red:
// AXIS_FIR_v1_0
module AXIS_FIR_v1_0 # 
    (
        parameter integer C_S_AXIS_TDATA_WIDTH	= 16,
        parameter integer C_M_AXIS_TDATA_WIDTH	= 32,
        parameter integer C_M_AXIS_START_COUNT	= 32
    )
    (
        input wire [3:0] s_axis_tkeep,
        output wire [3:0] m_axis_tkeep,
        input wire  s_axis_aclk,
        input wire  s_axis_aresetn,
        output wire  s_axis_tready,
        input wire [C_S_AXIS_TDATA_WIDTH-1 : 0] s_axis_tdata,
        input wire [(C_S_AXIS_TDATA_WIDTH/8)-1 : 0] s_axis_tstrb,
        input wire  s_axis_tlast,
        input wire  s_axis_tvalid,
        input wire  m_axis_aclk,
        input wire  m_axis_aresetn,
        output wire  m_axis_tvalid,
        output wire [C_M_AXIS_TDATA_WIDTH-1 : 0] m_axis_tdata,
        output wire [(C_M_AXIS_TDATA_WIDTH/8)-1 : 0] m_axis_tstrb,
        output wire  m_axis_tlast,
        input wire  m_axis_tready
    );
Size in the first run: roughly 720 flip-flops, ~72 I/O pins, ~81,000 um2 of cells after synthesis.
clock: 6.8 ns
lec_check: 0
cap_margin: 15
core_margin: 2
core_utilization: 72
cts_cluster_diameter: 28
setup_slack_margin: 1.64
slew_margin: 20
run.sh (not shown) runs the stock make flow with config.mk's settings and CLKGATE_MAP_FILE=.
Here is what was changed in the inputs of blue compared with red.
- CORE_UTILIZATION: 72 -> 40
- SETUP_SLACK_MARGIN: 1.64 -> unset
- CAP_MARGIN: 15 -> 20
- CTS_CLUSTER_DIAMETER: 28 -> unset
- the clock period (ns, I/O delays scaled along): 6.8 -> 8.0
### Flow results
blue: all stages complete, timing, DRC and antenna checks passed. Largest net degree at the start of global routing ends up lower on blue. Tally of non-filler cells in the final layout (red / blue): 0.945. In blue the number of clock buffers in the layout turned out 106 lower than in red. blue against red: number of signal-net buffers in the layout decreased by 83% relative to the old numbers. For the fraction of the core area covered by cells at the end of the flow, blue came in 43 points lower than red did. Compared with red, the router placed fewer vias in blue.
Input changes introduced in green (baseline for comparison: blue):
- putting MIN_ROUTING_LAYER at met2 where nothing was set
- putting SETUP_SLACK_MARGIN at -0.36 where nothing was set
- putting CTS_CLUSTER_SIZE at 32 where nothing was set
- putting MAX_ROUTING_LAYER at met4 where nothing was set
- swapping 2 for 5 in CORE_MARGIN
- putting PLACE_DENSITY at 0.41 where nothing was set
- swapping 20 for 30 in CAP_MARGIN
- putting ABC_AREA at 1 where nothing was set
- putting GPL_ROUTABILITY_DRIVEN at 0 where nothing was set
### Flow results
In green, the synthesized cell count came out about 30% above the value in blue.
Slowest library cell on the worst path: sky130_fd_sc_hd__fa_1 -> green, sky130_fd_sc_hd__edfxtp_1 -> blue
Against blue, green comes in about 9% higher on total core area.
green vs blue: inverter count up by more than a quarter
Summary of green over blue: met3 wire length has increased, average vias per placed instance has increased.
Timing, DRC, antenna: 0 failures across green and blue
Setup changes, green to orange
- a deleted CTS_CLUSTER_SIZE that had been 32
- a change of CAP_MARGIN from 30 to 20
- a deleted PLACE_DENSITY that had been 0.41
- a deleted MAX_ROUTING_LAYER that had been met4
- a deleted MIN_ROUTING_LAYER that had been met2
- a change of CORE_MARGIN from 5 to 2
- a deleted GPL_ROUTABILITY_DRIVEN that had been 0
## What came out
orange went all the way through synthesis, placement and routing and the layout is clean on timing, DRC and antenna.
Compared to green, orange has worst max-slew margin expressed relative to the limit 5.3 points higher.
Diff green and orange: total number of vias higher in green
The lower sequential share of layout area of green and orange is in green.
Delta(count of fill cells added during filler insertion, orange - green) < 0
Area taken by multi-input logic gates of green is on par with orange.
Of green and orange, the lower setup slack after layout belongs to green.
Higher core occupancy in the finished layout among green and orange: green
The final reports for orange and green show chip area lower in the former.
Re sequential area share after synthesis: no difference whatsoever between green and orange.
A top routing layer in use of met4 is what green shows, while met5 belongs to orange.
What purple does differently from orange at the input level:
- CORE_MARGIN now 6, was 2
- MIN_ROUTING_LAYER now met2, previously not set
- GPL_ROUTABILITY_DRIVEN now 1, previously not set
- CAP_MARGIN now 30, was 20
- MAX_ROUTING_LAYER now met4, previously not set
- PLACE_DENSITY now 0.41, previously not set
- CTS_CLUSTER_SIZE now 32, previously not set
- CORE_UTILIZATION now 57, was 40
Results
- purple vs. orange: sequential share of layout area now sits higher; wire length of the first global-routing pass now sits higher.
- Per the comparison of purple with orange, clock skew climbed 18 ps, met1 routed wirelength after detailed routing went down by 100%.
- For purple, the highest routing layer actually used was met4, unlike orange, where it was met5.
- Comparing biggest fanout along the worst timing path for purple and orange, the smaller number came from purple.
- Summary — floorplan utilization, purple relative to orange: higher, by 17 points.
- Chip width for purple: 68 um down relative to orange

========
AXIS_FIR_v1_0 again, from the RTL that the note above started with.
make LEC_CHECK=0 CAP_MARGIN=20 CORE_MARGIN=2 CORE_UTILIZATION=72 PLACE_DENSITY=0.64 SLEW_MARGIN=20 finish   # period 5.35 ns
The first run reached the layout checks and failed them: setup timing.
Next try:
- ABC_AREA: unset -> 1
- PLACE_DENSITY: 0.64 -> unset
- PLACE_DENSITY_LB_ADDON: unset -> 0.02
- clock period: 5.35 -> 5.49 ns (I/O delays scaled with it)
The changed run produced a layout that fails on setup timing; critical path depth came out lower by 2; global-route usage came out higher by 2.8 points; worst setup slack gains 0.91 ns; final cell count came out higher by 18%.
Next try:
- MAX_ROUTING_LAYER: unset -> met4
- SETUP_SLACK_MARGIN: unset -> 1.38
- clock period: 5.49 -> 4.62 ns (I/O delays scaled with it)
=>
- With this change the flow failed in global routing (GRT-0232)
- synthesized area does not change
- die area stays the same
- synthesized cell count does not change
Next try:
- ABC_AREA: 1 -> unset
- MAX_ROUTING_LAYER: met4 -> unset
- PLACE_DENSITY_LB_ADDON: 0.02 -> unset
- SETUP_SLACK_MARGIN: 1.38 -> unset
- clock period: 4.62 -> 5.21 ns (I/O delays scaled with it)
After rerunning: With this change the flow reached the layout checks and failed them: setup timing. Area after synthesis goes down by 7.6%. Synthesized cell count goes down by 23%. Die size goes down by 7.5%.

========
AXIS_FIR_v1_0 again, from the RTL that the note above started with.
export LEC_CHECK = 0
export ABC_AREA = 1
export CAP_MARGIN = 20
export CORE_MARGIN = 2
export CORE_UTILIZATION = 72
export MAX_ROUTING_LAYER = met4
export PLACE_DENSITY_LB_ADDON = 0.02
export SETUP_SLACK_MARGIN = 1.31
export SLEW_MARGIN = 20
create_clock -name core_clock -period 4.42 [get_ports {s_axis_aclk}]
The starting point never finished: it broke off in global routing.
==> next run, changes <==
Settings changed: ABC_AREA 1 to unset, MAX_ROUTING_LAYER met4 to unset, PLACE_DENSITY set to 0.43, PLACE_DENSITY_LB_ADDON 0.02 to unset, SETUP_SLACK_MARGIN 1.31 to unset.
Clock period 4.42 ns to 5.13 ns, I/O delays scaled along.
Effect: This time the run finished with negative setup slack left; synthesized area decreases by 7.6%; die area decreases by 7.5%; synthesized cell count decreases by 23%.

========
## run A
AXIS_FIR_v1_0 again, from the RTL that the note above started with.
==> flow/config.mk <==
export PLATFORM = sky130hd
export DESIGN_NAME = AXIS_FIR_v1_0
export DESIGN_NICKNAME = AXIS_FIR_v1_0
export VERILOG_FILES = /design/flow/design.v
export SDC_FILE = /design/flow/constraint.sdc
export NUM_CORES = 4
export LEC_CHECK = 0
export ABC_AREA = 1
export CAP_MARGIN = 20
export CELL_PAD_IN_SITES_GLOBAL_PLACEMENT = 1
export CORE_ASPECT_RATIO = 1.33
export CORE_MARGIN = 9
export CORE_UTILIZATION = 17
export GPL_ROUTABILITY_DRIVEN = 1
export GPL_TIMING_DRIVEN = 1
export MAX_ROUTING_LAYER = met4
export PLACE_DENSITY_LB_ADDON = 0.2
export SETUP_SLACK_MARGIN = 0.71
export SLEW_MARGIN = 20
export TNS_END_PERCENT = 65
==> flow/constraint.sdc <==
create_clock -name core_clock -period 6.23 [get_ports {s_axis_aclk}]
set_input_delay 1.2460 -clock core_clock [delete_from_list [all_inputs] [get_ports {s_axis_aclk}]]
set_output_delay 1.2460 -clock core_clock [all_outputs]
set_load 0.01 [all_outputs]
Edits applied to the flow inputs when going from run A to run B:
Settings: removing CORE_ASPECT_RATIO (formerly 1.33); removing TNS_END_PERCENT (formerly 65); removing CELL_PAD_IN_SITES_GLOBAL_PLACEMENT (formerly 1); removing MAX_ROUTING_LAYER (formerly met4); changing CORE_MARGIN from 9 to 2; changing CORE_UTILIZATION from 17 to 62; removing ABC_AREA (formerly 1); removing PLACE_DENSITY_LB_ADDON (formerly 0.2); removing SETUP_SLACK_MARGIN (formerly 0.71); removing GPL_ROUTABILITY_DRIVEN (formerly 1); removing GPL_TIMING_DRIVEN (formerly 1); changing the clock period (ns, I/O delays scaled along) from 6.23 to 5.82.
==> results <==
Lower utilization among run B and run A: run A
Run B finished all stages; layout check result: FAIL, due to negative setup slack.
Layout buffering overhead excluding clock cells | run B above run A
From run A to run B the numbers moved as follows: final setup skew has decreased; met3 layer wire length in the routed design +3100 um; yosys cell count decreased by 2149 relative to the old numbers.
In the tables for run B and run A, multi-input combinational cell count reads lower with run B.
When run B is measured against run A, its total routing usage reported by global routing turns out 18 points higher.
Delta (run B minus run A): maximum frequency went down; area of all placed cells without fillers now sits lower.
Changes in run C relative to run B:
Settings: CORE_UTILIZATION: 62 -> 64; the clock period (ns, I/O delays scaled along): 5.82 -> 5.96.
==> results <==
Going from run B to run C, count of buffers not belonging to the clock network in the layout shows a reduction of about 13%, number of antenna violations at the first check in global routing shows a reduction of 1, die height shows a reduction of 1.6%. [compare] base=run B new=run C: final-layout non-clock buffer area share fell by 0.67 points; final area fell by about 1.1%; final routed wirelength across all metal layers fell by 0.44%; relative area change from synthesis to final layout fell by 1.2 points. Number of max-slew violations in the final report: run C vs run B identical. Of run B and run C, not a single run came through the flow clean. Run B: complete, dirty (negative setup slack).
Modified inputs, run D compared to run C
Settings: CORE_UTILIZATION changed from 64 to 31; the clock period (ns, I/O delays scaled along) changed from 5.96 to 7.38.
Findings:
- Run C vs run D, endpoint of the worst setup timing path: LPF_FIR_inst.acc6[19] vs LPF_FIR_inst.fir_data_out[30]
- The post-layout worst setup margin of run D is higher than that of run C.
- Looking at time the final worst path needs with I/O delays and setup across both flows, run D is the weaker of the two, with run C ahead.
- Delta (run D minus run C): final design area excluding fillers now sits lower, cell count picked up an extra 15%.
- Having completed the whole flow, run D delivered a layout that passed the timing, DRC and antenna checks.
For run E, these inputs were changed with respect to run D:
Settings: CORE_UTILIZATION changed from 31 to 72; CTS_CLUSTER_SIZE newly set to 14; PLACE_DENSITY_LB_ADDON newly set to 0.28; the clock period (ns, I/O delays scaled along) changed from 7.38 to 6.66.
Results
Compared with run D, run E improves core footprint. [compare] base=run D new=run E: wire length after detailed routing lost 0.81%, minimum clock period lost 630 ps.

========
wip/willow:
Starting RTL as in the previous note.
==> flow/config.mk <==
export PLATFORM = sky130hd
export DESIGN_NAME = AXIS_FIR_v1_0
export DESIGN_NICKNAME = AXIS_FIR_v1_0
export VERILOG_FILES = /design/flow/design.v
export SDC_FILE = /design/flow/constraint.sdc
export NUM_CORES = 4
export LEC_CHECK = 0
export ABC_AREA = 1
export CAP_MARGIN = 20
export CORE_MARGIN = 2
export CORE_UTILIZATION = 72
export PLACE_DENSITY_LB_ADDON = 0.02
export SETUP_SLACK_MARGIN = 1.28
export SLEW_MARGIN = 20
==> flow/constraint.sdc <==
create_clock -name core_clock -period 4.35 [get_ports {s_axis_aclk}]
set_input_delay 0.8700 -clock core_clock [delete_from_list [all_inputs] [get_ports {s_axis_aclk}]]
set_output_delay 0.8700 -clock core_clock [all_outputs]
set_load 0.01 [all_outputs]
Run status, wip/willow: aborted in 5_1_grt, error GRT-0116
> inputs changed (wip/willow -> wip/amber)
Settings: SETUP_SLACK_MARGIN now 1.36, was 1.28; the clock period (ns, I/O delays scaled along) now 4.6, was 4.35.
Results
Finished, but not clean: wip/amber, with setup timing. wip/amber vs wip/willow: cell total after placement down slightly. Diff wip/amber and wip/willow: setup slack after placement lower in wip/willow. Re detailed-placement wirelength estimate: wip/willow was higher than wip/amber. From wip/willow to wip/amber, post-synthesis share of cell area spent on xor and xnor gates did not move at all. Diff wip/amber..wip/willow | placeable core region | unchanged. wip/amber vs wip/willow on count of buffers added by post-CTS timing repair for setup: wip/amber is the lower one. wip/amber has post-place instance area below what wip/willow had.
Input changes introduced in wip/harbor (baseline for comparison: wip/amber):
Settings: CAP_MARGIN changed from 20 to 0; PLACE_DENSITY newly set to 0.41; PLACE_DENSITY_LB_ADDON removed (was 0.02); SETUP_SLACK_MARGIN removed (was 1.36); the clock period (ns, I/O delays scaled along) changed from 4.6 to 4.66.
Findings:
| detailed-placement wirelength estimate | wip/harbor vs wip/amber | worse |
wip/harbor and wip/amber ended up with nearly the same count of placed standard cells including taps.
Post-place instance area across wip/harbor and wip/amber: no real change.
wip/harbor — worst setup slack after placement 0.084 ns higher, wip/amber as reference
Diff wip/harbor..wip/amber | netlist area before placement | unchanged
Tool error GRT-0232 stopped wip/harbor during 5_1_grt; no final results.
On weighted congestion reported at the end of routability-driven placement, wip/harbor and wip/amber are neck and neck.
Relative to wip/harbor, the following input files were edited for wip/xenon:
Settings: clearing ABC_AREA, which used to be 1; swapping 4.66 for 5.82 in the clock period (ns, I/O delays scaled along).
[summary]
- Nothing crashed in wip/xenon and all stages finished; the problem is that the final layout failed, the offending checks being setup timing.
- Cmp wip/harbor and wip/xenon / die boundary height / higher: wip/harbor
- In wip/xenon, the post-synthesis share of cell area spent on xor and xnor gates came out 1.4 points above the value in wip/harbor.
- Synthesized area, wip/xenon vs wip/harbor: down by a little under 10%
- wip/harbor → wip/xenon: synthesized cell count lower; number of placement rows now sits lower.
- Compared wip/xenon vs wip/harbor, and sequential area share after synthesis is up in wip/xenon.
- Total placed cells including tap cells on wip/xenon is down relative to wip/harbor.
- Number of cells in Yosys stat of wip/xenon falls short of that of wip/harbor by more than 10%.
- Taking wip/harbor as the reference point, the simple-gate area share of the yosys netlist of wip/xenon falls by 8.1 points.
- Diff wip/xenon..wip/harbor | post-synth tally of flip-flops with integrated enable | negligible
